<file path="design/flow/config.mk">
export PLATFORM = sky130hd
export DESIGN_NAME = solver
export DESIGN_NICKNAME = solver
export VERILOG_FILES = /design/flow/design.v
export SDC_FILE = /design/flow/constraint.sdc
export NUM_CORES = 4
export LEC_CHECK = 0
export ABC_AREA = 1
export CAP_MARGIN = 15
export CORE_MARGIN = 2
export CORE_UTILIZATION = 72
export CTS_CLUSTER_DIAMETER = 400
export CTS_CLUSTER_SIZE = 99
export SETUP_SLACK_MARGIN = -0.41
export SLEW_MARGIN = 20
export TNS_END_PERCENT = 15
</file>
<file path="design/flow/constraint.sdc">
create_clock -name core_clock -period 5.85 [get_ports {clk}]
set_input_delay 1.1700 -clock core_clock [delete_from_list [all_inputs] [get_ports {clk}]]
set_output_delay 1.1700 -clock core_clock [all_outputs]
set_load 0.01 [all_outputs]
</file>
<file path="design/flow/design.v">
module solver (
    input clk,
    input reset,
    input insert,
    input advance,
    input [3:0] value,
    output [40:0] solution
);
(* mem2reg *)
reg [40:0] counts [9];
assign solution =
    counts[0] + counts[1] + counts[2]
    + counts[3] + counts[4] + counts[5]
    + counts[6] + counts[7] + counts[8];
always @(posedge clk) begin
    if (reset) begin
        for (integer i = 0; i < 9; i = i + 1) begin
            counts[i] <= 0;
        end
    end if (insert) begin
        counts[value] <= counts[value] + 1;
    end if (advance) begin
        for (integer i = 1; i < 7; i = i + 1) begin
            counts[i - 1] <= counts[i];
        end
        counts[6] <= counts[7] + counts[0];
        counts[7] <= counts[8];
        counts[8] <= counts[0];
    end
end
endmodule
</file>
<file path="design/flow/run.sh">
#!/bin/bash
# the make line also repeats each setting of config.mk as NAME=value (left out here)
make -C /OpenROAD-flow-scripts/flow DESIGN_CONFIG=/design/flow/config.mk WORK_HOME=/design/flow/orfs CLKGATE_MAP_FILE= finish
</file>
==> results of run 1 <==
-- stage by stage --
step                instances  instance area (um2)  TNS [ps]  hold slack, ps  utilization [%]
global placement         5983                37500     -5830             438             83.2
CTS                      5994                38200    -14260             488             84.7
detailed placement       5983                37500     -8060             462             83.2
floorplan                4982                32800         0             425                -
-- timing repair --
action | CTS
setup endpoints to repair | 33
setup buffers | 8
pin swaps | 20
gates resized | 192
==> run notes, run 1 <==
run results: most common cell in the netlist nand2_1, CTS buffer count 7, Routability Congestion 1.11, failing step global routing, fp_density 72.6%, clk root buf clkbuf_16, most frequent cells after synthesis nand2_1 (1522), inv_1 (618), nor2_1 (384), pre-CTS setup slack -480 ps, sequential area share after synthesis 22.6%, comb area leader simple AND/OR/NAND/NOR gates, top cells by area dfxtp_1 (23%), nand2_1 (17%), fa_1 (17%), fa+ha+maj area frac 20.1%, Syn Std Cell Area 32800 um2, yosys aoi share between 10% and 20%, port bufs 48, die width 217 um, syn avg cell area 6.57 um2, outcome stopped before the end, CTS H-tree depth 1, Post-Syn Instances ~5000, num ports 49, hold-fix buffers at CTS 0, clk buf depth 3, mux share less than 1%, Chip Area, Yosys approximately 33000 um2, Yosys top cell by area dfxtp_1, Top cell area share 22.6%, chip area 47200 um2, chip height 217 um, yosys cell count 4982, Synthesized registers 369, xor/xnor share roughly 2.1%, Post-synth ARST share 0%, Most common reg cell dfxtp_1, clock sinks 369, Synth Net Count 5349, Synth warnings 1, Basic Gates by Area 29.0%, Core ar. 45100 um2, Cell variety after synth 55, EDFF count, synth 0, row count 78, Post-DP HPWL 94000 um
==> inputs of run 2 (changes only) <==
- ABC_AREA: 1 -> not set
- CAP_MARGIN: 15 -> 20
- CELL_PAD_IN_SITES_GLOBAL_PLACEMENT: not set -> 1
- CORE_MARGIN: 2 -> 9
- CORE_UTILIZATION: 72 -> 21
- CTS_CLUSTER_DIAMETER: 400 -> not set
- CTS_CLUSTER_SIZE: 99 -> 29
- GPL_TIMING_DRIVEN: not set -> 0
- MIN_ROUTING_LAYER: not set -> met1
- PLACE_DENSITY_LB_ADDON: not set -> 0.18
- SETUP_SLACK_MARGIN: -0.41 -> 0.78
- SLEW_MARGIN: 20 -> 15
- TNS_END_PERCENT: 15 -> 40
- clock period: 5.85 -> 6.38 ns (I/O delays scaled with it)
==> run notes, run 2 <==
fresh numbers from the pnr run: leakage power between 10 and 15 nW, DRC Markers 0, HP Class reg -> reg, Failed Checks negative setup slack, vias per cell 5.41, WP data required 5100 ps, top cells by area dfxtp_1 (25%), fa_1 (18%), inv_1 (4.7%), Synth Net Count 3847, EDFF count, synth 0, Synth warnings 1, chip height 396 um, sequential share of power roughly an eighth, CP Capture Point solution[40], Reg clk slew, reported paths 70 ps, port bufs 45, DR WL/cell 34.6 um, HP Start counts[1][18], num ports 49, Critical Path Fanout Max 3, Core ar. ~140000 um2, clock sinks 369, most used cell, CP inv_2, max-cap viol count 0, syn avg cell area 8.63 um2, Syn Std Cell Area ~30000 um2, most frequent cells after synthesis inv_1 (380), dfxtp_1 (369), fa_1 (277), Chip Area, Yosys 30000 um2, critical path class reg -> out, cells along the critical path inv_2 -> fa_2 -> inv_2 -> fa_2 -> fa_1 -> inv_2 -> fa_1 -> inv_2 -> ha_4 -> fa_2 -> a211oi_4 -> o21bai_4 -> nor2_4 -> o41ai_4 -> buf_6 -> a31oi_4 -> o41ai_4 -> buf_6 -> a211o_1 -> a31o_4 -> a31oi_4 -> xnor2_2 -> buf_4, CP startpoint kind flop, comb area leader AND-OR/OR-AND gates, cell family with most CP delay adder cells, sw frac 48.2%, WHS Path Cells 2, Slew HR 8.79%, Int Pwr between 10 and 15 mW, Final Non-Filler Cells between 5000 and 6000, Arrival @ worst endpoint 6330 ps, hold endpoint counts[0][18], design area roughly 37000 um2, Routability Congestion 0.979, RSZ-0062 raised after global routing true, CP max-delay cell fa_2, Post-Syn Instances 3480, Via Count 30500, worst reg2reg path endpoint counts[6][39], first-pass GRT wire length 263000 um, sequential area share after synthesis about 25%, largest net degree at the start of global routing 13, mux share 1.90%, fp_density 21.2%, initial antenna violation count 12, chip area 157000 um2, Final Hold Viols 0, pre-CTS setup slack -2290 ps, Top cell area share 24.6%, Placed Cells about 5400, fa+ha+maj area frac a little over a fifth, Peak VDD IR 1140 uV, clock power share a little over an eighth, CTS H-tree depth 2, Clock Skew 31.3 ps, Reg2Reg Depth 12, final WL approximately 190000 um, total grt overflow 0, Cell variety after synth 108, clk buf depth 3, Worst Path Buf+Inv 7, Worst Max-Slew Pin Slew between 1000 and 1500 ps, fmax approximately 130 MHz, Comb power frac about three quarters, Max Transition Viols Final 0, Power Clock ~3.0 mW, Synthesized registers 369, met1 usage 32.5%, die width between 300 and 400 um, r2r setup slk 1320 ps, most common cell in the netlist inv_1, worst-skew pair later-pin latency 650 ps, Top power group combinational logic, Most common reg cell dfxtp_1, clk root buf clkbuf_16, Crit. path cell count 23, Flop+latch power about 2.9 mW, CP Capture Type primary output, yosys cell count 3480, CP max stage delay roughly 570 ps, Net Switching 10.7 mW, Final ANT Viol Nets 0, CTS tree done, GRT Overall Usage 23.8%, launch point of the worst path counts[0][2], yosys aoi share 25.3%, Post-DP HPWL roughly 150000 um, Detailed Routing Iterations Pass 1 7, GR peak layer met2, outcome finished with violations, RR Startpoint counts[0][14], Post-synth ARST share 0%, drt first-iter violations 3949, Tcrit/Tclk final 119%, placed instance area 33500 um2, combinational power 16.4 mW, Final #Nets 4058, CTS buffer count 49, synth-to-layout area growth 22.4%, met2 GRT Util 36.0%, setup violators final 32, Util after Layout 25.9%, xor/xnor share 4.07%, Yosys top cell by area dfxtp_1, PnR worst setup slack -1220 ps, vias in the first global route ~30000, met3 Use GR 5.06%, count of tool warnings 29, Tmin final 7600 ps, power density cells 606 nW/um2, Basic Gates by Area 13.9%, row count 138
==> run 2: timing repair <==
item,in CTS,in global routing
hold buffers,0,0
endpoints found under the setup margin,273,252
gates resized,372,84
buffers inserted,62,16
pin swaps,94,67
==> run 2: cell type report <==
class	count	area, um2
clock inverters	12	139
inverters	383	1440
plain buffers	241	1160
diodes	10	25.0
repair buffers	160	1470
well taps	1890	2360
clock buffers	77	1470
flip-flops and latches	369	7480
fillers	15400	105000
multi-input cells	2487	21200
==> run 2: metal layers <==
layer / up-vias / wire [um]
li1: 12800 / -
met1: 15700 / 84800
met2: 1612 / 83800
met3: 385 / 16400
met4: 6 / 9630
met5: - / 46
==> run 2: per-stage QoR <==
stage	total power, mW	setup TNS (ps)	hold WS, ps
6_report	22.3	-20930	480
3_3_place_gp	17.4	-419270	482
3_5_place_dp	17.4	-94610	483
5_1_grt	24.1	-27750	499
2_1_floorplan	11.1	0	447
4_1_cts	21.6	-23150	484
==> inputs of run 3 (changes only) <==
- ABC_AREA: not set -> 0
- CELL_PAD_IN_SITES_DETAIL_PLACEMENT: not set -> 0
- CELL_PAD_IN_SITES_GLOBAL_PLACEMENT: 1 -> 0
- CORE_ASPECT_RATIO: not set -> 0.54
- CORE_MARGIN: 9 -> 2
- CORE_UTILIZATION: 21 -> 70
- CTS_CLUSTER_SIZE: 29 -> 40
- GPL_ROUTABILITY_DRIVEN: not set -> 1
- GPL_TIMING_DRIVEN: 0 -> 1
- MAX_ROUTING_LAYER: not set -> met4
- MIN_ROUTING_LAYER: met1 -> not set
- PLACE_DENSITY_LB_ADDON: 0.18 -> 0.01
- SETUP_SLACK_MARGIN: 0.78 -> 2.12
- SLEW_MARGIN: 15 -> 20
- clock period: 6.38 -> 7.11 ns (I/O delays scaled with it)
==> run notes, run 3 <==
fresh numbers from the pnr run: fa+ha+maj area frac 21.9%, HP Class reg -> reg, total power 20.4 mW, Peak VDD IR 1030 uV, Routability Congestion 1.08, Reg2Reg Depth 12, CTS tree done, initial antenna violation count 2, Net Switching 9.83 mW, max-cap viol count 0, total grt overflow 0, outcome finished with violations, Core ar. 42100 um2, Final Non-Filler Cells 4287, vias per cell 7.46, clk buf depth 3, GRT Overall Usage 56.1%, fp_density 71.3%, drt first-iter violations between 7000 and 8000, WP data required between 5000 and 6000 ps, largest net degree at the start of global routing approximately 120, CP max-delay cell fa_1, clock power share a little over a tenth, WHS Path Cells 2, port bufs 48, yosys cell count 3480, chip area 44700 um2, Post-DP HPWL 84800 um, CTS buffer count 38, Comb power frac 77.0%, Flop area 7410 um2, leakage power 15.0 nW, Final #Nets 4046, Yosys top cell by area dfxtp_1, Crit. path cell count 24, setup violators final 15, PnR worst setup slack -445 ps, pre-CTS setup slack -332 ps, Placed Cells 4157, Detailed Routing Iterations Pass 1 15, Int Pwr 10.6 mW, comb area leader AND-OR/OR-AND gates, Most common reg cell dfxtp_1, area of the multi-input gates around 21000 um2, row count about 55, CP Capture Type primary output, top cells by area dfxtp_1 (25%), fa_1 (18%), inv_1 (4.7%), Basic Gates by Area 13.9%, design area 35100 um2, die width 286 um, Tcrit/Tclk final 106%, Flop+latch power 2.51 mW, Cell variety after synth 108, power density cells 581 nW/um2, Final ANT Viol Nets 0, Reg clk slew, reported paths 70 ps, clock sinks 369, CTS H-tree depth 2, Critical Path Fanout Max 2, Synth warnings 1, combinational power about 16 mW, Via Count 32000, final WL 127000 um, Power Clock roughly 2.2 mW, CP Capture Point solution[40], r2r setup slk 2220 ps, critical path class reg -> out, Post-synth ARST share 0%, final hold slack 515 ps, CP startpoint kind flop, Syn Std Cell Area between 30000 and 40000 um2, Max Transition Viols Final 0, RSZ-0062 raised after global routing true, clk root buf clkbuf_16, first-pass GRT wire length about 180000 um, yosys aoi share 25.3%, Fill cells 2492, DRC Markers 0, hold endpoint counts[0][18], EDFF count, synth 0, Slew HR 6.07%, launch point of the worst path counts[0][2], Worst Path Buf+Inv 8, Final Hold Viols 0, num ports 49, sequential area share after synthesis between 20% and 30%, Top power group combinational logic, chip height ~160 um, Clock Skew roughly 26 ps, CP max stage delay 520 ps, Post-Syn Instances 3480, cells along the critical path inv_2 -> fa_1 -> inv_1 -> fa_1 -> fa_1 -> inv_1 -> fa_1 -> inv_1 -> ha_2 -> fa_2 -> a211oi_4 -> o21bai_4 -> nor2_4 -> buf_12 -> o41ai_4 -> buf_6 -> a31oi_4 -> o41ai_4 -> buf_6 -> a211o_4 -> a31o_4 -> a31oi_4 -> xnor2_1 -> buf_2, Tmin final 7560 ps, fmax 132 MHz, placed instance area 32700 um2, sw frac 48.2%, most used cell, CP fa_1, HP Start counts[1][18], worst reg2reg path endpoint counts[6][39], most frequent cells after synthesis inv_1 (380), dfxtp_1 (369), fa_1 (277), synth-to-layout area growth 16.8%, xor/xnor share 4.07%, Worst Max-Slew Pin Slew 1400 ps, cell family with most CP delay adder cells, mux share between 1.5 and 2%, Chip Area, Yosys 30000 um2, sequential share of power between 10% and 20%, count of tool warnings approximately 40, vias in the first global route 29900, Failed Checks negative setup slack, syn avg cell area 8.63 um2, RR Startpoint counts[0][4], DR WL/cell 29.7 um, most common cell in the netlist inv_1, Arrival @ worst endpoint 6130 ps, Top cell area share between 20% and 30%, Synthesized registers 369, Synth Net Count 3847, worst-skew pair later-pin latency 570 ps
[run 3: area by class of cell]
type	instances	area share [%]
inverter	383	4.10
tap	570	2.03
antenna	11	0.0784
clock inverter	11	0.324
timing repair buffer	399	8.90
clock buffer	56	3.34
sequential	369	21.1
multi-input combinational	2488	60.1
[run 3: metal layers]
layer | vias to the layer above | global-route usage (%) | share of wire, %
met5 | - | - | 0
met4 | 0 | 24.0 | 6.6
met3 | 866 | 28.7 | 21
met2 | 3390 | 73.0 | 37
met1 | 15000 | 72.4 | 35
li1 | 12800 | - | -
[run 3: timing repair]
action | CTS | global route
endpoints found under the hold margin | 0 | 0
cloned | 0 | 1
gates resized | 241 | 102
hold buffers | 0 | 0
setup endpoints to repair | 223 | 241
setup buffers | 23 | 28
pin swaps | 67 | 54
[run 3: stage by stage]
| step | util [%] | setup TNS (ps) |
|---|---|---|
| final | 83.3 | -3940 |
| after global routing | 83.3 | -4980 |
| after CTS | 81.6 | -2290 |
| after detailed placement | 77.7 | -1080 |
| after global placement | 77.7 | -477 |
| after floorplan | - | 0 |
==> inputs of run 4 (changes only) <==
- ABC_AREA: 0 -> not set
- CELL_PAD_IN_SITES_DETAIL_PLACEMENT: 0 -> not set
- CELL_PAD_IN_SITES_GLOBAL_PLACEMENT: 0 -> not set
- CORE_ASPECT_RATIO: 0.54 -> not set
- CORE_UTILIZATION: 70 -> 72
- CTS_CLUSTER_DIAMETER: not set -> 358
- CTS_CLUSTER_SIZE: 40 -> not set
- GPL_ROUTABILITY_DRIVEN: 1 -> not set
- GPL_TIMING_DRIVEN: 1 -> not set
- PLACE_DENSITY_LB_ADDON: 0.01 -> not set
- SETUP_SLACK_MARGIN: 2.12 -> -0.45
- TNS_END_PERCENT: 40 -> not set
- clock period: 7.11 -> 6.27 ns (I/O delays scaled with it)
==> run notes, run 4 <==
fresh numbers from the pnr run: sw frac 50.3%, port bufs between 40 and 50, synth-to-layout area growth 20.9%, CP max-delay cell fa_2, clock sinks about 370, most common cell in the netlist inv_1, RR Startpoint counts[0][0], Post-synth ARST share 0%, Tcrit/Tclk final 120%, Comb power frac 78.9%, max-cap viol count 0, vias in the first global route roughly 33000, total grt overflow 0, DRC Markers 0, Post-Syn Instances 3480, worst reg2reg path endpoint counts[6][40], Routability Congestion 1.12, count of tool warnings 42, Placed Cells 4348, outcome finished with violations, CTS buffer count 42, CP Capture Type primary output, top cells by area dfxtp_1 (25%), fa_1 (18%), inv_1 (4.7%), Power Clock 2.65 mW, hold-fix buffers at CTS 0, Final ANT Viol Nets 0, Flop+latch power between 2 and 3 mW, Chip Area, Yosys 30000 um2, Failed Checks negative setup slack, r2r setup slk 1360 ps, GRT Overall Usage 59.7%, RSZ-0062 raised after global routing true, chip area 43400 um2, CP max stage delay 680 ps, Top cell area share 24.6%, Reg2Reg Depth 15, Basic Gates by Area 13.9%, xor/xnor share 4.07%, yosys cell count 3480, leakage power 15.9 nW, sequential area share after synthesis 24.6%, Arrival @ worst endpoint 6290 ps, cell family with most CP delay adder cells, Crit. path cell count 20, Util after Layout 88.5%, launch point of the worst path counts[2][5], Clock Skew roughly 19 ps, Final Non-Filler Cells roughly 4500, largest net degree at the start of global routing 221, clock power share 10.3%, num ports 49, Cell variety after synth ~110, Fill cells 2012, CP startpoint kind flop, total power 25.8 mW, most frequent cells after synthesis inv_1 (380), dfxtp_1 (369), fa_1 (277), most used cell, CP inv_2, hold endpoint counts[0][18], HP Start counts[1][18], Detailed Routing Iterations Pass 1 15, worst-skew pair later-pin latency 620 ps, syn avg cell area ~8.6 um2, clk buf depth 3, CTS tree done, DR WL/cell 29.5 um, row count 74, Worst Path Buf+Inv 6, initial antenna violation count 10, yosys aoi share roughly a quarter, sequential share of power 10.8%, Yosys top cell by area dfxtp_1, fp_density roughly three quarters, Reg clk slew, reported paths approximately 60 ps, mux share 1.90%, drt first-iter violations 6777, Post-DP HPWL 84000 um, critical path class reg -> out, Via Count 33400, Slew HR 12.5%, CP Capture Point solution[34], WHS Path Cells 2, Syn Std Cell Area 30000 um2, Tmin final approximately 7500 ps, Final #Nets 4239, Critical Path Fanout Max 3, fmax 133 MHz, clk root buf clkbuf_16, vias per cell 7.49, Final Hold Viols 0, WP data required about 5000 ps, comb area leader AND-OR/OR-AND gates, fa+ha+maj area frac between 20% and 30%, Worst Max-Slew Pin Slew 1310 ps, power density cells 710 nW/um2, Synth Net Count 3847, final WL 131000 um, combinational power approximately 20 mW, Net Switching between 10 and 15 mW, setup violators final 35, Core ar. around 40000 um2, Synth warnings 1, cells along the critical path inv_2 -> fa_1 -> inv_2 -> fa_2 -> fa_2 -> inv_2 -> fa_1 -> inv_2 -> ha_4 -> o21ai_4 -> o21bai_4 -> nor2_4 -> o41ai_4 -> a31oi_4 -> o41ai_4 -> buf_4 -> a21o_1 -> a21oi_2 -> xnor2_1 -> buf_2, CTS H-tree depth 2, die width between 200 and 250 um, chip height 208 um, first-pass GRT wire length 191000 um, Top power group combinational logic, EDFF count, synth 0, PnR worst setup slack -1270 ps, HP Class reg -> reg, Max Transition Viols Final 0, Peak VDD IR 1880 uV, Int Pwr 12.8 mW, Most common reg cell dfxtp_1, Synthesized registers ~370
run 4: per-stage QoR:
stage | worst slack [ps] | hold WS (ps) | setup TNS (ps) | area [um2]
2_1_floorplan | -343 | 447 | -876 | 30000
3_3_place_gp | -1370 | 477 | -20100 | 34200
3_5_place_dp | -1500 | 481 | -23010 | 34200
4_1_cts | -862 | 493 | -15230 | 36000
5_1_grt | -1350 | 511 | -28650 | 36300
6_report | -1270 | 501 | -26650 | 36300
run 4: final cells by class:
cell class	instances	area, um2	area share, %
multi-input combinational	2487	20900	57.4
sequential	369	7400	20.4
timing repair buffer	589	4500	12.4
inverter	383	1440	3.97
clock buffer	60	1240	3.42
tap	532	666	1.83
clock inverter	15	181	0.500
antenna	18	45.0	0.124
run 4: layer usage:
metal,share of wire (%),track usage (%),vias to the layer above,wire (um)
li1,-,-,13200,-
met1,32,69.6,15400,41700
met2,40,82.5,3547,52100
met3,18,24.6,1293,24100
met4,10,43.9,0,13300
met5,0,-,-,0
run 4: what timing repair did:
item                                    4_1_cts  5_1_grt
setup buffers                                18       16
endpoints found under the setup margin       32       32
pin swaps                                    41       35
resized                                     185       68
==> inputs of run 5 (changes only) <==
- CORE_UTILIZATION: 72 -> 58
- CTS_CLUSTER_DIAMETER: 358 -> not set
- MAX_ROUTING_LAYER: met4 -> not set
- SETUP_SLACK_MARGIN: -0.45 -> not set
- clock period: 6.27 -> 4.86 ns (I/O delays scaled with it)
==> run notes, run 5 <==
fresh numbers from the pnr run: CP max stage delay between 500 and 600 ps, Util after Layout 75.1%, top cells by area dfxtp_1 (25%), fa_1 (18%), inv_1 (4.7%), RSZ-0062 raised after global routing true, Top power group combinational logic, most frequent cells after synthesis inv_1 (380), dfxtp_1 (369), fa_1 (277), CP Capture Type primary output, EDFF count, synth 0, Comb power frac 78.1%, clk buf depth 3, vias in the first global route 31400, Worst Max-Slew Pin Slew 1120 ps, Worst Path Buf+Inv 7, Yosys top cell by area dfxtp_1, Reg clk slew, reported paths 60 ps, Cell variety after synth ~110, WHS Path Cells 2, num ports 49, Max Transition Viols Final 0, outcome finished with violations, Synthesized registers 369, Post-DP HPWL 91500 um, Basic Gates by Area between 10% and 20%, fa+ha+maj area frac 21.9%, combinational power 25.0 mW, sequential area share after synthesis 24.6%, power density cells 829 nW/um2, HP Start counts[2][5], Final ANT Viol Nets 0, CP Capture Point solution[39], Net Switching 14.7 mW, mux share under 10%, Core ar. 51300 um2, DR WL/cell between 20 and 30 um, Failed Checks negative setup slack, Detailed Routing Iterations Pass 1 9, Flop area 7410 um2, hold-fix buffers at CTS 0, first-pass GRT wire length 190000 um, CTS H-tree depth 2, Crit. path cell count 22, worst reg2reg path endpoint counts[6][39], max-cap viol count 0, total power around 32 mW, worst-skew pair later-pin latency around 610 ps, yosys aoi share 25.3%, total grt overflow 0, Post-synth ARST share 0%, sum of negative setup slack -55580 ps, critical path class reg -> out, Routability Congestion 1.02, Fill cells 3744, most used cell, CP fa_1, most common cell in the netlist inv_1, Tcrit/Tclk final 143%, Final #Nets roughly 4500, DRC Markers 0, sw frac 46.1%, Top cell area share 24.6%, fmax between 100 and 150 MHz, Int Pwr 17.2 mW, launch point of the worst path counts[0][14], synth-to-layout area growth 28.3%, Clock Skew 25.9 ps, HP Class reg -> reg, Tmin final 6970 ps, r2r setup slk 480 ps, Chip Area, Yosys 30000 um2, Post-Syn Instances roughly 3500, largest net degree at the start of global routing 250, CP max-delay cell fa_1, Synth Net Count approximately 3800, Synth warnings 1, Critical Path Fanout Max 3, GRT Overall Usage 47.4%, row count 83, sequential share of power between 10% and 20%, cell family with most CP delay adder cells, clock sinks 369, initial antenna violation count 5, design area 38500 um2, comb area leader AND-OR/OR-AND gates, Most common reg cell dfxtp_1, chip height 232 um, fp_density 58.6%, final WL roughly 130000 um, placed instance area 36300 um2, port bufs roughly 48, die width about 230 um, Peak VDD IR 954 uV, drt first-iter violations around 4400, Flop+latch power 3.56 mW, xor/xnor share 4.07%, area of the multi-input gates 21000 um2, clock power share 10.7%, count of tool warnings 41, leakage power 17.1 nW, cells along the critical path inv_2 -> fa_1 -> inv_1 -> fa_1 -> fa_1 -> inv_1 -> fa_1 -> inv_2 -> ha_4 -> a21o_1 -> o21bai_1 -> a221o_1 -> a221oi_4 -> a211oi_4 -> buf_6 -> o2111ai_4 -> a211oi_4 -> o31ai_4 -> buf_4 -> nand2_2 -> o211ai_1 -> buf_2, setup violators final 38, Via Count 31900, Power Clock 3.43 mW, Syn Std Cell Area 30000 um2, pre-CTS setup slack -2030 ps, PnR worst setup slack -2110 ps, Arrival @ worst endpoint 6000 ps, Reg2Reg Depth 13, WP data required about 3900 ps, clk root buf clkbuf_16, CTS tree done, yosys cell count 3480, Final Hold Viols 0, CTS buffer count 44, syn avg cell area 8.63 um2, hold endpoint counts[1][5], CP startpoint kind flop, Slew HR 23.6%, RR Startpoint counts[7][17], vias per cell 6.63, chip area 53600 um2
## run 5: final cells by class
type	count	share of cell area [%]
diodes	2	0.0130
clock inverters	13	0.338
inverters	383	3.74
well taps	680	2.21
repair buffers	814	16.6
multi-input cells	2487	54.5
flip-flops and latches	369	19.2
clock buffers	64	3.39
## run 5: repair_timing
| item | in CTS | in global routing |
|---|---|---|
| setup endpoints to repair | 39 | 39 |
| setup buffers | 32 | 14 |
| pin swaps | 61 | 62 |
| gates resized | 248 | 68 |
## run 5: per-layer routing
metal | share of wire [%] | GRT usage (%) | vias up
met5 | 0.051 | 0.368 | -
met4 | 6.8 | 27.3 | 10
met3 | 15 | 16.0 | 623
met2 | 42 | 69.7 | 2417
met1 | 36 | 60.8 | 15200
li1 | - | - | 13600
## run 5: through the flow
step	hold slack, ps	cells
after floorplan	447	3480
after global placement	477	4695
after detailed placement	502	4695
after CTS	491	4802
after global routing	519	4810
final	491	4812
==> inputs of run 6 (changes only) <==
- ABC_AREA: not set -> 1
- CORE_ASPECT_RATIO: not set -> 1.42
- CORE_UTILIZATION: 58 -> 72
- CTS_CLUSTER_DIAMETER: not set -> 340
- CTS_CLUSTER_SIZE: not set -> 96
- PLACE_DENSITY: not set -> 0.39
- SETUP_SLACK_MARGIN: not set -> 0.58
- clock period: 4.86 -> 5.03 ns (I/O delays scaled with it)
==> run notes, run 6 <==
run results: CTS buffer count 7, Routability Congestion 1.16, die width 183 um, CTS H-tree depth 1, Syn Std Cell Area 32800 um2, top cells by area dfxtp_1 (23%), nand2_1 (17%), fa_1 (17%), Synthesized registers 369, Yosys top cell by area dfxtp_1, num ports 49, Cell variety after synth 55, most common cell in the netlist nand2_1, comb area leader simple AND/OR/NAND/NOR gates, Most common reg cell dfxtp_1, chip height between 200 and 300 um, syn avg cell area between 6 and 7 um2, GRT Overall Usage 71.4%, Post-Syn Instances between 4000 and 5000, yosys cell count around 5000, clk root buf clkbuf_16, EDFF count, synth 0, Synth warnings 1, Basic Gates by Area 29.0%, Core ar. between 40000 and 50000 um2, Top cell area share a little under a quarter, Error [ERROR GRT-0116] Global routing finished with congestion. Check the congestion regions in the DRC Viewer., clk buf depth 3, row count between 90 and 100, outcome stopped before the end, Post-DP HPWL between 100000 and 150000 um, Post-synth ARST share 0%, failing step global routing, Synth Net Count 5349, fp_density around 73%, port bufs about 48, most frequent cells after synthesis nand2_1 (1522), inv_1 (618), nor2_1 (384), sequential area share after synthesis 22.6%, fa+ha+maj area frac about a fifth, mux share 0.0306%, total grt overflow 7, chip area 47200 um2, xor/xnor share 2.11%, Chip Area, Yosys 32800 um2, yosys aoi share 16.0%, clock sinks 369
run 6: layer usage:
| layer | GRT overflow | global-route usage (%) |
|---|---|---|
| met2 | 3 | 90.9 |
| met3 | 0 | 49.6 |
| met1 | 0 | 75.0 |
| met5 | 1 | 20.4 |
| met4 | 3 | 67.1 |
run 6: what timing repair did:
item	CTS
pin swaps	65
buffers inserted	18
endpoints found under the hold margin	0
endpoints found under the setup margin	40
hold buffers	0
gates resized	300
run 6: through the flow:
stage	setup slack (ps)	cell area [um2]	util, %	std cells	setup TNS, ps
2_1_floorplan	162	33500	-	4982	0
3_3_place_gp	-899	39000	86.4	6021	-17350
3_5_place_dp	-1040	39000	86.4	6021	-21550
4_1_cts	-1100	39600	87.6	6047	-29470
==> inputs of run 7 (changes only) <==
- ABC_AREA: 1 -> 0
- CELL_PAD_IN_SITES_DETAIL_PLACEMENT: not set -> 0
- CELL_PAD_IN_SITES_GLOBAL_PLACEMENT: not set -> 1
- CORE_ASPECT_RATIO: 1.42 -> 1.31
- CORE_UTILIZATION: 72 -> 70
- CTS_CLUSTER_DIAMETER: 340 -> not set
- CTS_CLUSTER_SIZE: 96 -> 40
- GPL_ROUTABILITY_DRIVEN: not set -> 0
- GPL_TIMING_DRIVEN: not set -> 1
- PLACE_DENSITY: 0.39 -> not set
- SETUP_SLACK_MARGIN: 0.58 -> 1.04
- TNS_END_PERCENT: not set -> 40
- clock period: 5.03 -> 7.09 ns (I/O delays scaled with it)
==> run notes, run 7 <==
run results: outcome stopped before the end, failing step global placement without I/O, Error [ERROR GPL-0301] Utilization 104.896 % exceeds 100%., Cell variety after synth about 110, Most common reg cell dfxtp_1, Syn Std Cell Area 30000 um2, Synth warnings 1, EDFF count, synth 0, Yosys top cell by area dfxtp_1, xor/xnor share roughly 4.1%, Post-synth ARST share 0%, Basic Gates by Area 13.9%, comb area leader AND-OR/OR-AND gates, fp_density between 70% and 80%, Top cell area share 24.6%, chip area 44600 um2, yosys cell count 3480, Post-Syn Instances about 3500, Chip Area, Yosys 30000 um2, sequential area share after synthesis 24.6%, yosys aoi share 25.3%, Core ar. 42200 um2, syn avg cell area 8.63 um2, fa+ha+maj area frac 21.9%, die width ~180 um, chip height 241 um, Synthesized registers around 370, row count 86, most frequent cells after synthesis inv_1 (380), dfxtp_1 (369), fa_1 (277), top cells by area dfxtp_1 (25%), fa_1 (18%), inv_1 (4.7%), Synth Net Count 3847, mux share under 10%, most common cell in the netlist inv_1
==> inputs of run 8 (changes only) <==
- ABC_AREA: 0 -> 1
- CELL_PAD_IN_SITES_DETAIL_PLACEMENT: 0 -> not set
- CELL_PAD_IN_SITES_GLOBAL_PLACEMENT: 1 -> not set
- CORE_ASPECT_RATIO: 1.31 -> 0.5
- CORE_UTILIZATION: 70 -> 72
- CTS_CLUSTER_DIAMETER: not set -> 340
- CTS_CLUSTER_SIZE: 40 -> 96
- GPL_ROUTABILITY_DRIVEN: 0 -> not set
- GPL_TIMING_DRIVEN: 1 -> not set
- PLACE_DENSITY: not set -> 0.86
- SETUP_SLACK_MARGIN: 1.04 -> not set
- TNS_END_PERCENT: 40 -> not set
- clock period: 7.09 -> 5.03 ns (I/O delays scaled with it)
==> run notes, run 8 <==
run results: outcome stopped before the end, failing step global routing, Error [ERROR GRT-0232] Routing congestion too high. Check the congestion heatmap in the GUI., chip height 155 um, row count 55, yosys aoi share 16.0%, die width 306 um, most frequent cells after synthesis nand2_1 (1522), inv_1 (618), nor2_1 (384), Basic Gates by Area 29.0%, Synth Net Count 5349, xor/xnor share 2.11%, Top cell area share approximately 23%, Routability Congestion 1.38, num ports 49, Most common reg cell dfxtp_1, sequential area share after synthesis 22.6%, Synthesized registers between 300 and 400, fp_density 72.7%, total grt overflow 577, comb area leader simple AND/OR/NAND/NOR gates, hold-fix buffers at CTS 0, most common cell in the netlist nand2_1, pre-CTS setup slack -1060 ps, Yosys top cell by area dfxtp_1, Placed Cells between 6000 and 7000, CTS buffer count 7, top cells by area dfxtp_1 (23%), nand2_1 (17%), fa_1 (17%), Syn Std Cell Area ~33000 um2, clk root buf clkbuf_16, clk buf depth 3, syn avg cell area 6.57 um2, Synth warnings 1, mux share 0.0306%, CTS H-tree depth 1, Post-Syn Instances 4982, Post-DP HPWL slightly below 100000 um, yosys cell count 4982, placed instance area 38100 um2, fa+ha+maj area frac 20.1%, Post-synth ARST share 0%, Chip Area, Yosys 32800 um2, Core ar. 45100 um2, clock sinks 369, port bufs about 48, EDFF count, synth 0, GRT Overall Usage between 80% and 90%, chip area 47300 um2, Cell variety after synth 55
==> run 8: per-stage QoR <==
stage	hold slack, ps	setup TNS, ps	util (%)
2_1_floorplan	425	-34.0	-
3_3_place_gp	441	-22080	84.5
3_5_place_dp	459	-25360	84.5
4_1_cts	487	-30050	87.9
==> run 8: layer usage <==
metal  track usage [%]  overflow
met4              85.2       161
met1              90.4        99
met5              74.3        14
met3              84.7        86
met2              97.4       217
==> run 8: repair_timing <==
action,in CTS
setup endpoints to repair,38
resized,497
pin swaps,92
setup buffers,37
==> inputs of run 9 (changes only) <==
- ABC_AREA: 1 -> not set
- CORE_ASPECT_RATIO: 0.5 -> not set
- CORE_UTILIZATION: 72 -> 71
- CTS_CLUSTER_DIAMETER: 340 -> not set
- CTS_CLUSTER_SIZE: 96 -> not set
- MAX_ROUTING_LAYER: not set -> met4
- PLACE_DENSITY: 0.86 -> not set
- PLACE_DENSITY_LB_ADDON: not set -> 0.01
- SETUP_SLACK_MARGIN: not set -> 1.77
- clock period: 5.03 -> 6.27 ns (I/O delays scaled with it)
==> run notes, run 9 <==
run results: row count approximately 75, hold-fix buffers at CTS 0, Most common reg cell dfxtp_1, Core ar. 41900 um2, clk buf depth 3, comb area leader AND-OR/OR-AND gates, Top cell area share 24.6%, Post-Syn Instances approximately 3500, num ports 49, chip area 44000 um2, syn avg cell area 8.63 um2, Syn Std Cell Area 30000 um2, clock sinks 369, Placed Cells 4344, Basic Gates by Area 13.9%, failing step global routing, top cells by area dfxtp_1 (25%), fa_1 (18%), inv_1 (4.7%), mux share 1.90%, die width about 210 um, Synth Net Count 3847, Post-DP HPWL 84800 um, Yosys top cell by area dfxtp_1, xor/xnor share 4.07%, chip height 210 um, yosys aoi share 25.3%, yosys cell count about 3500, CTS H-tree depth 2, sequential area share after synthesis 24.6%, Cell variety after synth 108, most common cell in the netlist inv_1, outcome stopped before the end, fp_density 71.8%, EDFF count, synth 0, Synth warnings 1, clk root buf clkbuf_16, Routability Congestion 1.07, Synthesized registers ~370, most frequent cells after synthesis inv_1 (380), dfxtp_1 (369), fa_1 (277), Post-synth ARST share 0%, fa+ha+maj area frac 21.9%, CTS buffer count 40, Chip Area, Yosys 30000 um2, port bufs 48
run 9: through the flow:
| stage | power (mW) | utilization [%] | instance area [um2] | setup WS, ps | TNS [ps] |
|---|---|---|---|---|---|
| 3_3_place_gp | 19.4 | 82.3 | 34500 | -621 | -6150 |
| 3_5_place_dp | 20.2 | 82.3 | 34500 | -819 | -9370 |
| 2_1_floorplan | 12.2 | - | 30400 | 353 | 0 |
| 4_1_cts | 23.0 | 86.7 | 36300 | -965 | -15500 |
run 9: repair_timing:
action                     in CTS
buffers inserted               38
setup endpoints to repair     282
pin swaps                      64
gates cloned                    1
gates resized                 263
==> inputs of run 10 (changes only) <==
- ABC_AREA: not set -> 0
- CAP_MARGIN: 20 -> 10
- CELL_PAD_IN_SITES_DETAIL_PLACEMENT: not set -> 0
- CELL_PAD_IN_SITES_GLOBAL_PLACEMENT: not set -> 1
- CORE_ASPECT_RATIO: not set -> 1.31
- CORE_UTILIZATION: 71 -> 72
- CTS_CLUSTER_DIAMETER: not set -> 363
- CTS_CLUSTER_SIZE: not set -> 40
- GPL_ROUTABILITY_DRIVEN: not set -> 0
- GPL_TIMING_DRIVEN: not set -> 1
- MAX_ROUTING_LAYER: met4 -> not set
- PLACE_DENSITY_LB_ADDON: 0.01 -> not set
- SETUP_SLACK_MARGIN: 1.77 -> 1.93
- TNS_END_PERCENT: not set -> 5
- clock period: 6.27 -> 6.79 ns (I/O delays scaled with it)
==> run notes, run 10 <==
run results: Core ar. between 40000 and 50000 um2, Error [ERROR GPL-0301] Utilization 107.381 % exceeds 100%., yosys cell count 3480, most common cell in the netlist inv_1, fa+ha+maj area frac between 20% and 30%, outcome stopped before the end, fp_density 73.0%, Chip Area, Yosys about 30000 um2, Synth warnings 1, die width 182 um, most frequent cells after synthesis inv_1 (380), dfxtp_1 (369), fa_1 (277), Post-Syn Instances 3480, Yosys top cell by area dfxtp_1, chip height 238 um, Most common reg cell dfxtp_1, xor/xnor share under 10%, Basic Gates by Area ~14%, syn avg cell area 8.63 um2, Cell variety after synth 108, row count 85, Top cell area share 24.6%, Syn Std Cell Area 30000 um2, EDFF count, synth 0, Synthesized registers 369, chip area 43400 um2, comb area leader AND-OR/OR-AND gates, top cells by area dfxtp_1 (25%), fa_1 (18%), inv_1 (4.7%), Synth Net Count 3847, yosys aoi share 25.3%, mux share approximately 1.9%, sequential area share after synthesis 24.6%, Post-synth ARST share 0%, failing step global placement without I/O
==> inputs of run 11 (changes only) <==
- ABC_AREA: 0 -> not set
- CAP_MARGIN: 10 -> 0
- CELL_PAD_IN_SITES_DETAIL_PLACEMENT: 0 -> not set
- CELL_PAD_IN_SITES_GLOBAL_PLACEMENT: 1 -> not set
- CORE_ASPECT_RATIO: 1.31 -> not set
- CORE_UTILIZATION: 72 -> 37
- CTS_CLUSTER_DIAMETER: 363 -> not set
- CTS_CLUSTER_SIZE: 40 -> 51
- GPL_ROUTABILITY_DRIVEN: 0 -> 1
- GPL_TIMING_DRIVEN: 1 -> not set
- PLACE_DENSITY: not set -> 0.75
- SETUP_SLACK_MARGIN: 1.93 -> 0.09
- TNS_END_PERCENT: 5 -> not set
- clock period: 6.79 -> 5.23 ns (I/O delays scaled with it)
==> run notes, run 11 <==
fresh numbers from the pnr run: synth-to-layout area growth 29.7%, Max Transition Viols Final 0, Failed Checks negative setup slack, Worst Max-Slew Pin Slew approximately 1100 ps, comb area leader AND-OR/OR-AND gates, Slew HR 28.2%, RR Startpoint counts[0][4], chip height 289 um, RSZ-0062 raised after global routing true, HP Start counts[2][17], critical path class reg -> out, chip area 83500 um2, GR peak layer met2, Synthesized registers 369, sequential area share after synthesis about 25%, row count 104, Power Clock roughly 3.3 mW, clock power share 10.1%, worst reg2reg path endpoint counts[6][39], syn avg cell area 8.63 um2, placed instance area 36700 um2, die width 289 um, leakage power 17.1 nW, r2r setup slk around 450 ps, top cells by area dfxtp_1 (25%), fa_1 (18%), inv_1 (4.7%), Top cell area share 24.6%, Yosys top cell by area dfxtp_1, first-pass GRT wire length 185000 um, fmax between 100 and 150 MHz, Tcrit/Tclk final 132%, GRT Overall Usage 29.0%, WP data required 4180 ps, total power about 33 mW, EDFF count, synth 0, Basic Gates by Area 13.9%, CTS H-tree depth 2, met1 usage 36.4%, Flop+latch power 3.30 mW, Post-synth ARST share 0%, setup violators final 35, Tmin final ~6900 ps, Cell variety after synth 108, count of tool warnings 41, Int Pwr between 15 and 20 mW, drt first-iter violations about 4200, fa+ha+maj area frac between 20% and 30%, Final Non-Filler Cells 5176, xor/xnor share under 10%, Synth warnings 1, Syn Std Cell Area 30000 um2, outcome finished with violations, Fill cells 7386, initial antenna violation count 2, Synth Net Count 3847, Final Hold Viols 0, vias per cell 6.02, clock sinks about 370, worst-skew pair later-pin latency 600 ps, Peak VDD IR between 1000 and 1500 uV, num ports approximately 49, largest net degree at the start of global routing 193, Top power group combinational logic, Detailed Routing Iterations Pass 1 6, most frequent cells after synthesis inv_1 (380), dfxtp_1 (369), fa_1 (277), Comb power frac 79.7%, met2 GRT Util 44.1%, max-cap viol count 0, Via Count 31200, CP Capture Point solution[39], Clock Skew 16.0 ps, clk buf depth 3, sequential share of power about a tenth, power density cells 839 nW/um2, CTS buffer count between 40 and 50, port bufs ~48, launch point of the worst path counts[2][13], CP max stage delay ~580 ps, CTS tree done, DR WL/cell around 24 um, design area 39000 um2, Crit. path cell count 23, Final ANT Viol Nets 0, CP startpoint kind flop, Placed Cells 5068, clk root buf clkbuf_16, final WL 124000 um, Net Switching 15.0 mW, Critical Path Fanout Max 2, Post-Syn Instances roughly 3500, mux share 1.90%, Final #Nets 4447, CP max-delay cell fa_1, total grt overflow 0, yosys cell count 3480, met3 Use GR roughly 8.3%, Core ar. ~80000 um2, cells along the critical path inv_2 -> fa_1 -> inv_1 -> fa_1 -> fa_1 -> inv_1 -> fa_2 -> inv_2 -> ha_4 -> a21o_1 -> o21bai_4 -> a221o_1 -> a221oi_4 -> a211oi_2 -> buf_6 -> o2111ai_4 -> a211oi_2 -> buf_4 -> o31ai_4 -> buf_4 -> buf_4 -> o211ai_1 -> buf_2, DRC Markers 0, vias in the first global route 30600, PnR worst setup slack -1690 ps, Post-DP HPWL 87600 um, Chip Area, Yosys roughly 30000 um2, most common cell in the netlist inv_1, cell family with most CP delay adder cells, WHS Path Cells 2, CP Capture Type primary output, Reg2Reg Depth 12, hold endpoint counts[1][17], fp_density 37.4%, sw frac 46.0%, combinational power 26.1 mW, Most common reg cell dfxtp_1, Arrival @ worst endpoint 5880 ps, yosys aoi share 25.3%, Routability Congestion 1.03, Worst Path Buf+Inv 9, HP Class reg -> reg, Reg clk slew, reported paths about 60 ps
## run 11: timing repair
item,CTS,global route
endpoints found under the hold margin,0,0
hold buffers,0,0
setup endpoints to repair,38,38
pin swaps,60,35
resized,262,43
setup buffers,24,18
## run 11: area by class of cell
cell class	count	area (um2)	share of cell area, %
repair buffers	797	6260	16.1
clock buffers	64	1280	3.28
multi-input cells	2487	21000	54.0
inverters	383	1440	3.70
flip-flops and latches	369	7400	19.0
well taps	1060	1330	3.40
clock inverters	12	219	0.562
diodes	4	10.0	0.0257
## run 11: metrics by stage
step / util (%) / setup slack (ps) / TNS, ps / hold slack, ps
5_1_grt: 48.4 / -1870 / -46440 / 556
4_1_cts: 48.1 / -1640 / -39510 / 520
6_report: 48.5 / -1690 / -41240 / 520
3_3_place_gp: 45.6 / -1270 / -30300 / 503
3_5_place_dp: 45.6 / -1370 / -32590 / 512
2_1_floorplan: - / -485 / -4410 / 447
## run 11: per-layer routing
layer | vias up | wire (um)
li1 | 13600 | -
met1 | 14900 | 45900
met2 | 2095 | 53000
met3 | 579 | 15600
met4 | 0 | 9250
met5 | - | 0
==> inputs of run 12 (changes only) <==
- ABC_AREA: not set -> 0
- CAP_MARGIN: 0 -> 20
- CELL_PAD_IN_SITES_DETAIL_PLACEMENT: not set -> 0
- CELL_PAD_IN_SITES_GLOBAL_PLACEMENT: not set -> 0
- CORE_ASPECT_RATIO: not set -> 1.31
- CORE_UTILIZATION: 37 -> 72
- CTS_CLUSTER_DIAMETER: not set -> 189
- CTS_CLUSTER_SIZE: 51 -> 40
- GPL_TIMING_DRIVEN: not set -> 1
- PLACE_DENSITY: 0.75 -> not set
- PLACE_DENSITY_LB_ADDON: not set -> 0.01
- SETUP_SLACK_MARGIN: 0.09 -> 1.76
- TNS_END_PERCENT: not set -> 40
- clock period: 5.23 -> 6.2 ns (I/O delays scaled with it)
==> run notes, run 12 <==
run results: Synth Net Count 3847, clock sinks 369, Synthesized registers 369, Top cell area share between 20% and 30%, comb area leader AND-OR/OR-AND gates, CTS buffer count 13, Core ar. 41200 um2, die width 182 um, top cells by area dfxtp_1 (25%), fa_1 (18%), inv_1 (4.7%), Post-DP HPWL 90000 um, hold-fix buffers at CTS 0, failing step global routing, fa+ha+maj area frac 21.9%, Post-Syn Instances 3480, most frequent cells after synthesis inv_1 (380), dfxtp_1 (369), fa_1 (277), mux share 1.90%, Chip Area, Yosys 30000 um2, placed instance area around 35000 um2, row count ~85, CTS H-tree depth 1, Most common reg cell dfxtp_1, Post-synth ARST share 0%, fp_density around 73%, total grt overflow 118, most common cell in the netlist inv_1, Syn Std Cell Area 30000 um2, Basic Gates by Area 13.9%, Yosys top cell by area dfxtp_1, xor/xnor share roughly 4.1%, port bufs 48, clk root buf clkbuf_16, yosys aoi share roughly 25%, Error [ERROR GRT-0232] Routing congestion too high. Check the congestion heatmap in the GUI., num ports between 40 and 50, outcome stopped before the end, yosys cell count 3480, clk buf depth 3, chip area ~43000 um2, GRT Overall Usage 77.0%, EDFF count, synth 0, Routability Congestion 1.08, syn avg cell area approximately 8.6 um2, chip height 238 um, Cell variety after synth about 110, Synth warnings 1, sequential area share after synthesis about a quarter
-- run 12: stage by stage --
step	setup slack [ps]	std cells
after CTS	-1030	4410
after detailed placement	-812	4359
after global placement	-650	4358
after floorplan	291	3480
-- run 12: repair_timing --
item / in CTS
pin swaps: 62
setup buffers: 35
gates cloned: 1
setup endpoints to repair: 306
gates resized: 289
hold endpoints to repair: 0
-- run 12: routing by layer --
metal	overflow	GRT usage, %
met5	0	32.7
met4	43	76.7
met3	3	58.8
met2	69	94.1
met1	3	78.0
==> inputs of run 13 (changes only) <==
- CELL_PAD_IN_SITES_GLOBAL_PLACEMENT: 0 -> 1
- CORE_UTILIZATION: 72 -> 61
- CTS_CLUSTER_DIAMETER: 189 -> not set
- PLACE_DENSITY_LB_ADDON: 0.01 -> not set
- SETUP_SLACK_MARGIN: 1.76 -> 1.04
==> run notes, run 13 <==
fresh numbers from the pnr run: Peak VDD IR 1640 uV, total grt overflow 0, Detailed Routing Iterations Pass 1 7, fa+ha+maj area frac 21.9%, design area between 30000 and 40000 um2, CP Capture Type primary output, chip area slightly above 50000 um2, DR WL/cell 28.0 um, Comb power frac 78.7%, top cells by area dfxtp_1 (25%), fa_1 (18%), inv_1 (4.7%), RR Startpoint counts[0][16], worst reg2reg path endpoint counts[6][37], Int Pwr 13.1 mW, Tcrit/Tclk final 115%, r2r setup slk between 1000 and 1500 ps, CP startpoint kind flop, PnR worst setup slack -924 ps, Synth warnings 1, Top cell area share approximately a quarter, cells along the critical path inv_1 -> fa_1 -> inv_1 -> fa_1 -> fa_1 -> inv_1 -> fa_2 -> inv_1 -> ha_1 -> nand2_2 -> a211oi_4 -> o21ai_1 -> buf_4 -> a211oi_2 -> buf_4 -> o2111ai_4 -> a211oi_4 -> o31ai_4 -> buf_4 -> o211ai_1 -> buf_2, initial antenna violation count 4, Max Transition Viols Final 0, Arrival @ worst endpoint just under 6000 ps, power density cells 683 nW/um2, DRC Markers 0, fmax 140 MHz, xor/xnor share under 10%, Yosys top cell by area dfxtp_1, max-cap viol count 0, yosys aoi share 25.3%, Basic Gates by Area 13.9%, HP Start counts[2][19], WP data required 4960 ps, hold endpoint counts[1][19], port bufs 48, Final ANT Viol Nets 0, critical path class reg -> out, WHS Path Cells 2, HP Class reg -> reg, Worst Max-Slew Pin Slew 1260 ps, launch point of the worst path counts[0][7], Power Clock 2.55 mW, count of tool warnings 35, Synth Net Count just under 4000, Top power group combinational logic, Fill cells 3725, Post-Syn Instances 3480, GRT Overall Usage around 50%, EDFF count, synth 0, Via Count 31100, total power 25.2 mW, clk root buf clkbuf_16, clock sinks 369, vias per cell 6.81, placed instance area 34800 um2, Reg2Reg Depth 13, Clock Skew 25.7 ps, setup violators final 27, Core ar. 48900 um2, Syn Std Cell Area roughly 30000 um2, CP max stage delay 640 ps, sw frac 48.0%, CP max-delay cell fa_2, Post-DP HPWL 88500 um, syn avg cell area 8.63 um2, Routability Congestion 1.06, fp_density 61.5%, vias in the first global route 31700, Failed Checks negative setup slack, sequential area share after synthesis approximately a quarter, leakage power roughly 16 nW, outcome finished with violations, Critical Path Fanout Max 3, Final #Nets between 4000 and 5000, CTS H-tree depth 2, worst-skew pair later-pin latency 610 ps, Post-synth ARST share 0%, clk buf depth 3, Worst Path Buf+Inv 8, num ports 49, most frequent cells after synthesis inv_1 (380), dfxtp_1 (369), fa_1 (277), final WL 128000 um, drt first-iter violations 4059, sequential share of power 11.2%, Final Hold Viols 0, combinational power 19.8 mW, yosys cell count 3480, largest net degree at the start of global routing just under 200, cell family with most CP delay adder cells, Net Switching 12.1 mW, Crit. path cell count 21, first-pass GRT wire length 191000 um, RSZ-0062 raised after global routing true, row count slightly above 90, CTS buffer count roughly 42, pre-CTS setup slack -876 ps, most used cell, CP inv_1, clock power share between 10 and 15%, die width between 150 and 200 um, Tmin final roughly 7100 ps, CP Capture Point solution[39], Slew HR 15.8%, Reg clk slew, reported paths 60 ps, mux share 1.90%, comb area leader AND-OR/OR-AND gates, synth-to-layout area growth 22.6%, Most common reg cell dfxtp_1, chip height ~260 um, Cell variety after synth 108, Synthesized registers ~370, Flop+latch power 2.81 mW, Antenna Cells 0, Chip Area, Yosys 30000 um2, CTS tree done, most common cell in the netlist inv_1
[run 13: per-stage QoR]
step / utilization, % / hold slack (ps) / TNS (ps) / instances
floorplan: - / 447 / 0 / 3480
global placement: 71.1 / 494 / -10680 / 4469
detailed placement: 71.1 / 508 / -12540 / 4470
CTS: 74.5 / 524 / -13650 / 4554
global route: 75.4 / 543 / -19100 / 4572
finish: 75.4 / 515 / -15240 / 4572
[run 13: layout make-up]
class / count / area, um2 / area share (%)
Multi-Input combinational cell: 2487 / 21000 / 56.9
Sequential cell: 369 / 7410 / 20.1
Timing Repair Buffer: 644 / 4910 / 13.3
Inverter: 383 / 1440 / 3.92
Clock buffer: 61 / 1210 / 3.30
Tap cell: 617 / 772 / 2.10
Clock inverter: 11 / 121 / 0.330
[run 13: layer usage]
| metal | wire (um) | share of wire [%] | global-route usage (%) |
|---|---|---|---|
| met3 | 15200 | 12 | 14.1 |
| met4 | 15600 | 12 | 48.6 |
| met5 | 92 | 0.072 | 0.760 |
| met2 | 55600 | 43 | 77.0 |
| met1 | 41300 | 32 | 55.6 |
[run 13: what timing repair did]
item,4_1_cts,5_1_grt
hold endpoints to repair,0,0
endpoints found under the setup margin,39,71
resized,237,84
setup buffers,12,17
hold buffers,0,0
cloned,0,0
pin swaps,52,68
==> inputs of run 14 (changes only) <==
- ABC_AREA: 0 -> not set
- CELL_PAD_IN_SITES_DETAIL_PLACEMENT: 0 -> not set
- CELL_PAD_IN_SITES_GLOBAL_PLACEMENT: 1 -> not set
- CORE_ASPECT_RATIO: 1.31 -> 1.34
- CORE_UTILIZATION: 61 -> 72
- CTS_CLUSTER_DIAMETER: not set -> 56
- CTS_CLUSTER_SIZE: 40 -> 61
- GPL_ROUTABILITY_DRIVEN: 1 -> not set
- GPL_TIMING_DRIVEN: 1 -> not set
- HOLD_SLACK_MARGIN: not set -> -0.07
- MAX_ROUTING_LAYER: not set -> met4
- PLACE_DENSITY_LB_ADDON: not set -> 0.01
- SETUP_SLACK_MARGIN: 1.04 -> 1.88
- TNS_END_PERCENT: 40 -> 5
- clock period: 6.2 -> 6.35 ns (I/O delays scaled with it)
==> run notes, run 14 <==
fresh numbers from the pnr run: outcome finished with violations, Failed Checks negative setup slack, Tmin final ~7400 ps, Crit. path cell count 26, EDFF count, synth 0, num ports 49, final hold slack 521 ps, Flop area around 7400 um2, mux share 1.90%, DRC Markers 0, leakage power 15.9 nW, Slew HR approximately 7.7%, Comb power frac between 70% and 80%, clk root buf clkbuf_16, Fill cells a little over 2000, clk buf depth 3, Post-synth ARST share 0%, combinational power 17.7 mW, CP startpoint kind flop, Synth warnings 1, Top cell area share 24.6%, HP Class reg -> reg, Reg2Reg Depth 12, Post-DP HPWL 83500 um, xor/xnor share 4.07%, Basic Gates by Area 13.9%, comb area leader AND-OR/OR-AND gates, CP max-delay cell fa_1, GRT Overall Usage 58.0%, Syn Std Cell Area about 30000 um2, largest net degree at the start of global routing 246, chip height 240 um, CP max stage delay 550 ps, yosys aoi share 25.3%, DR WL/cell 28.9 um, WP data required 5080 ps, die width 180 um, Tcrit/Tclk final 116%, top cells by area dfxtp_1 (25%), fa_1 (18%), inv_1 (4.7%), synth-to-layout area growth 20.9%, Clock Skew 41.5 ps, hold-fix buffers at CTS 0, setup violators final 30, Final Hold Viols 0, drt first-iter violations 6206, sw frac 48.5%, vias in the first global route 33100, Power Clock 2.27 mW, pre-CTS setup slack -809 ps, Arrival @ worst endpoint 6080 ps, fmax roughly 140 MHz, Core ar. 41100 um2, syn avg cell area 8.63 um2, first-pass GRT wire length 187000 um, Most common reg cell dfxtp_1, Critical Path Fanout Max 3, launch point of the worst path counts[2][5], yosys cell count 3480, Synthesized registers approximately 370, Peak VDD IR approximately 2500 uV, Detailed Routing Iterations Pass 1 14, Chip Area, Yosys roughly 30000 um2, power density cells about 630 nW/um2, RSZ-0062 raised after global routing true, fa+ha+maj area frac 21.9%, area of the multi-input gates 21200 um2, most frequent cells after synthesis inv_1 (380), dfxtp_1 (369), fa_1 (277), Worst Max-Slew Pin Slew 1380 ps, critical path class reg -> out, Routability Congestion 1.17, CP Capture Type primary output, chip area 43400 um2, CP Capture Point solution[21], port bufs around 48, Yosys top cell by area dfxtp_1, worst-skew pair later-pin latency 650 ps, clock sinks 369, Cell variety after synth 108, cell family with most CP delay adder cells, clock power share 10.0%, count of tool warnings 38, fp_density 73.1%, Via Count 33100, Int Pwr 11.7 mW, RR Startpoint counts[0][4], sequential area share after synthesis approximately 25%, Top power group combinational logic, Net Switching 11.0 mW, r2r setup slk 1940 ps, CTS H-tree depth 1, PnR worst setup slack -1000 ps, worst reg2reg path endpoint counts[6][35], sequential share of power between 10 and 15%, Reg clk slew, reported paths 100 ps, CTS buffer count 31, vias per cell 7.51, total grt overflow 0, Max Transition Viols Final 0, Synth Net Count 3847, Post-Syn Instances about 3500, final WL around 130000 um, Worst Path Buf+Inv 11, most common cell in the netlist inv_1, HP Start counts[1][17], Final #Nets 4208, Final ANT Viol Nets 0, Flop+latch power 2.75 mW, initial antenna violation count 12, CTS tree done, row count 86, hold endpoint counts[0][17], max-cap viol count 0, WHS Path Cells 2
[run 14: per-stage QoR]
step                      cells  area [um2]  TNS (ps)  total power [mW]  utilization (%)
final                      4412       36300    -18630              22.7             88.4
after global placement     4307       34000     -8390              17.8             82.7
after CTS                  4386       35600    -16610              20.8             86.7
after floorplan            3480       30100         0              10.9                -
after detailed placement   4307       34000    -11290              18.5             82.7
after global routing       4404       36300    -22050              23.7             88.3
[run 14: cell type report]
class / count / share of cell area [%]
clock inverter: 23 / 0.972
sequential: 369 / 20.4
tap: 528 / 1.82
antenna: 19 / 0.131
timing repair buffer: 569 / 12.2
multi-input combinational: 2487 / 58.3
inverter: 383 / 3.97
clock buffer: 34 / 2.25
[run 14: timing repair]
item                                   in CTS  in global routing
setup endpoints to repair                 282                301
endpoints found under the hold margin       0                  0
resized                                   257                148
setup buffers                              22                  7
pin swaps                                  58                117
[run 14: per-layer routing]
layer | track usage, % | vias up | wire length (um)
li1 | - | 13100 | -
met1 | 61.5 | 15400 | 38200
met2 | 85.3 | 3182 | 54200
met3 | 19.5 | 1429 | 19000
met4 | 53.6 | 0 | 16200
met5 | - | - | 0
==> inputs of run 15 (changes only) <==
- ABC_AREA: not set -> 0
- CAP_MARGIN: 20 -> 10
- CELL_PAD_IN_SITES_DETAIL_PLACEMENT: not set -> 0
- CELL_PAD_IN_SITES_GLOBAL_PLACEMENT: not set -> 1
- CORE_ASPECT_RATIO: 1.34 -> 1.31
- CTS_CLUSTER_DIAMETER: 56 -> not set
- CTS_CLUSTER_SIZE: 61 -> 40
- GPL_ROUTABILITY_DRIVEN: not set -> 0
- GPL_TIMING_DRIVEN: not set -> 1
- HOLD_SLACK_MARGIN: -0.07 -> not set
- MAX_ROUTING_LAYER: met4 -> not set
- PLACE_DENSITY_LB_ADDON: 0.01 -> not set
- SETUP_SLACK_MARGIN: 1.88 -> 1.04
- TNS_END_PERCENT: 5 -> 90
- clock period: 6.35 -> 7.09 ns (I/O delays scaled with it)
==> run notes, run 15 <==
run results: outcome stopped before the end, failing step global placement without I/O, Error [ERROR GPL-0301] Utilization 107.385 % exceeds 100%., die width 182 um, fa+ha+maj area frac 21.9%, EDFF count, synth 0, most common cell in the netlist inv_1, yosys aoi share around 25%, xor/xnor share 4.07%, Syn Std Cell Area 30000 um2, Yosys top cell by area dfxtp_1, Most common reg cell dfxtp_1, Core ar. approximately 40000 um2, top cells by area dfxtp_1 (25%), fa_1 (18%), inv_1 (4.7%), Post-synth ARST share 0%, sequential area share after synthesis 24.6%, Synthesized registers between 300 and 400, Post-Syn Instances 3480, chip area 43400 um2, Top cell area share approximately 25%, Basic Gates by Area 13.9%, row count 85, Cell variety after synth 108, Chip Area, Yosys 30000 um2, Synth Net Count 3847, yosys cell count 3480, syn avg cell area 8.63 um2, mux share 1.90%, most frequent cells after synthesis inv_1 (380), dfxtp_1 (369), fa_1 (277), fp_density between 70 and 80%, Synth warnings 1, chip height roughly 240 um, comb area leader AND-OR/OR-AND gates
==> inputs of run 16 (changes only) <==
- ABC_AREA: 0 -> not set
- CAP_MARGIN: 10 -> 20
- CELL_PAD_IN_SITES_DETAIL_PLACEMENT: 0 -> not set
- CELL_PAD_IN_SITES_GLOBAL_PLACEMENT: 1 -> not set
- CORE_ASPECT_RATIO: 1.31 -> not set
- CORE_UTILIZATION: 72 -> 61
- CTS_CLUSTER_SIZE: 40 -> not set
- GPL_ROUTABILITY_DRIVEN: 0 -> not set
- GPL_TIMING_DRIVEN: 1 -> not set
- SETUP_SLACK_MARGIN: 1.04 -> 1.82
- TNS_END_PERCENT: 90 -> not set
- clock period: 7.09 -> 6.27 ns (I/O delays scaled with it)
==> run notes, run 16 <==
fresh numbers from the pnr run: Post-synth ARST share 0%, Net Switching 11.0 mW, first-pass GRT wire length 184000 um, Tcrit/Tclk final 116%, Top cell area share 24.6%, cells along the critical path inv_2 -> fa_1 -> inv_2 -> fa_1 -> fa_1 -> inv_1 -> fa_1 -> inv_2 -> ha_4 -> a21o_1 -> o21bai_4 -> a221o_1 -> a221oi_4 -> a211oi_2 -> buf_4 -> o2111ai_4 -> a211oi_2 -> buf_6 -> o31ai_4 -> buf_4 -> nand2_1 -> o211ai_1 -> buf_2, initial antenna violation count 5, Post-DP HPWL 85200 um, Synthesized registers 369, drt first-iter violations 5177, Comb power frac roughly 77%, fa+ha+maj area frac about 22%, Power Clock around 2.8 mW, Chip Area, Yosys roughly 30000 um2, CP Capture Point solution[39], sequential share of power 11.5%, port bufs about 48, vias in the first global route 30200, Slew HR 12.7%, final hold slack a little over 500 ps, top cells by area dfxtp_1 (25%), fa_1 (18%), inv_1 (4.7%), Core ar. 48700 um2, sum of negative setup slack -15440 ps, hold-fix buffers at CTS 0, CP max-delay cell fa_1, Final Non-Filler Cells 4613, cell family with most CP delay adder cells, Critical Path Fanout Max 3, PnR worst setup slack -994 ps, Clock Skew 17.9 ps, WHS Path Cells 2, syn avg cell area 8.63 um2, CTS buffer count ~44, Synth warnings 1, Util after Layout between 70% and 80%, synth-to-layout area growth 24.2%, Post-Syn Instances roughly 3500, Int Pwr around 13 mW, Reg clk slew, reported paths 70 ps, xor/xnor share roughly 4.1%, worst reg2reg path endpoint counts[6][35], CP startpoint kind flop, WP data required 5020 ps, fmax 138 MHz, leakage power 16.4 nW, Failed Checks negative setup slack, Arrival @ worst endpoint 6010 ps, DRC Markers 0, HP Class reg -> reg, Cell variety after synth 108, Most common reg cell dfxtp_1, setup violators final 29, die width 226 um, Basic Gates by Area 13.9%, Peak VDD IR 573 uV, Routability Congestion approximately 1.0, HP Start counts[2][17], chip area between 50000 and 60000 um2, Flop+latch power between 2 and 3 mW, CTS tree done, clock power share 11.5%, row count 81, hold endpoint counts[1][17], total power 24.2 mW, RR Startpoint counts[0][8], Crit. path cell count 23, fp_density 61.6%, critical path class reg -> out, Final ANT Viol Nets 0, count of tool warnings roughly 49, Synth Net Count 3847, RSZ-0062 raised after global routing true, Detailed Routing Iterations Pass 1 9, final WL roughly 120000 um, clock sinks 369, Final #Nets 4282, most frequent cells after synthesis inv_1 (380), dfxtp_1 (369), fa_1 (277), clk root buf clkbuf_16, Worst Path Buf+Inv 8, combinational power 18.7 mW, Max Transition Viols Final 0, GRT Overall Usage 48.2%, largest net degree at the start of global routing 114, Worst Max-Slew Pin Slew between 1000 and 1500 ps, most used cell, CP fa_1, Tmin final 7260 ps, Placed Cells 4490, Yosys top cell by area dfxtp_1, worst-skew pair later-pin latency 590 ps, vias per cell 6.81, sequential area share after synthesis between 20% and 30%, yosys aoi share 25.3%, CP Capture Type primary output, clk buf depth 3, Via Count 31400, r2r setup slk between 1500 and 2000 ps, chip height 226 um, Syn Std Cell Area 30000 um2, DR WL/cell ~27 um, num ports 49, launch point of the worst path counts[0][14], most common cell in the netlist inv_1, EDFF count, synth 0, Final Hold Viols 0, comb area leader AND-OR/OR-AND gates, Top power group combinational logic, max-cap viol count 0, CTS H-tree depth 2, mux share about 1.9%, sw frac roughly 45%, Reg2Reg Depth 12, power density cells roughly 650 nW/um2, CP max stage delay about 560 ps, outcome finished with violations, yosys cell count 3480, total grt overflow 0
run 16: area by class of cell:
cell class | count | area, um2
diodes | 1 | 2.50
clock buffers | 66 | 1330
clock inverters | 13 | 193
fillers | 3556 | 11400
inverters | 383 | 1440
multi-input cells | 2489 | 21300
flip-flops and latches | 369 | 7400
well taps | 664 | 831
repair buffers | 628 | 4850
run 16: repair_timing:
| item | CTS | global route |
|---|---|---|
| gates resized | 252 | 98 |
| setup buffers | 22 | 19 |
| setup endpoints to repair | 284 | 225 |
| cloned | 1 | 1 |
| pin swaps | 53 | 68 |
run 16: layer usage:
metal	vias up	track usage [%]	routed length, um
li1	13200	-	-
met1	15000	62.5	44700
met2	2514	69.5	51000
met3	653	17.0	19900
met4	10	28.0	9120
met5	-	0	61
run 16: through the flow:
step / setup WS (ps) / cell area (um2)
finish: -994 / 37300
CTS: -963 / 36700
global route: -1130 / 37300
detailed placement: -946 / 34800
floorplan: 353 / 30400
global placement: -795 / 34700
Power and IR drop assume default switching activity.
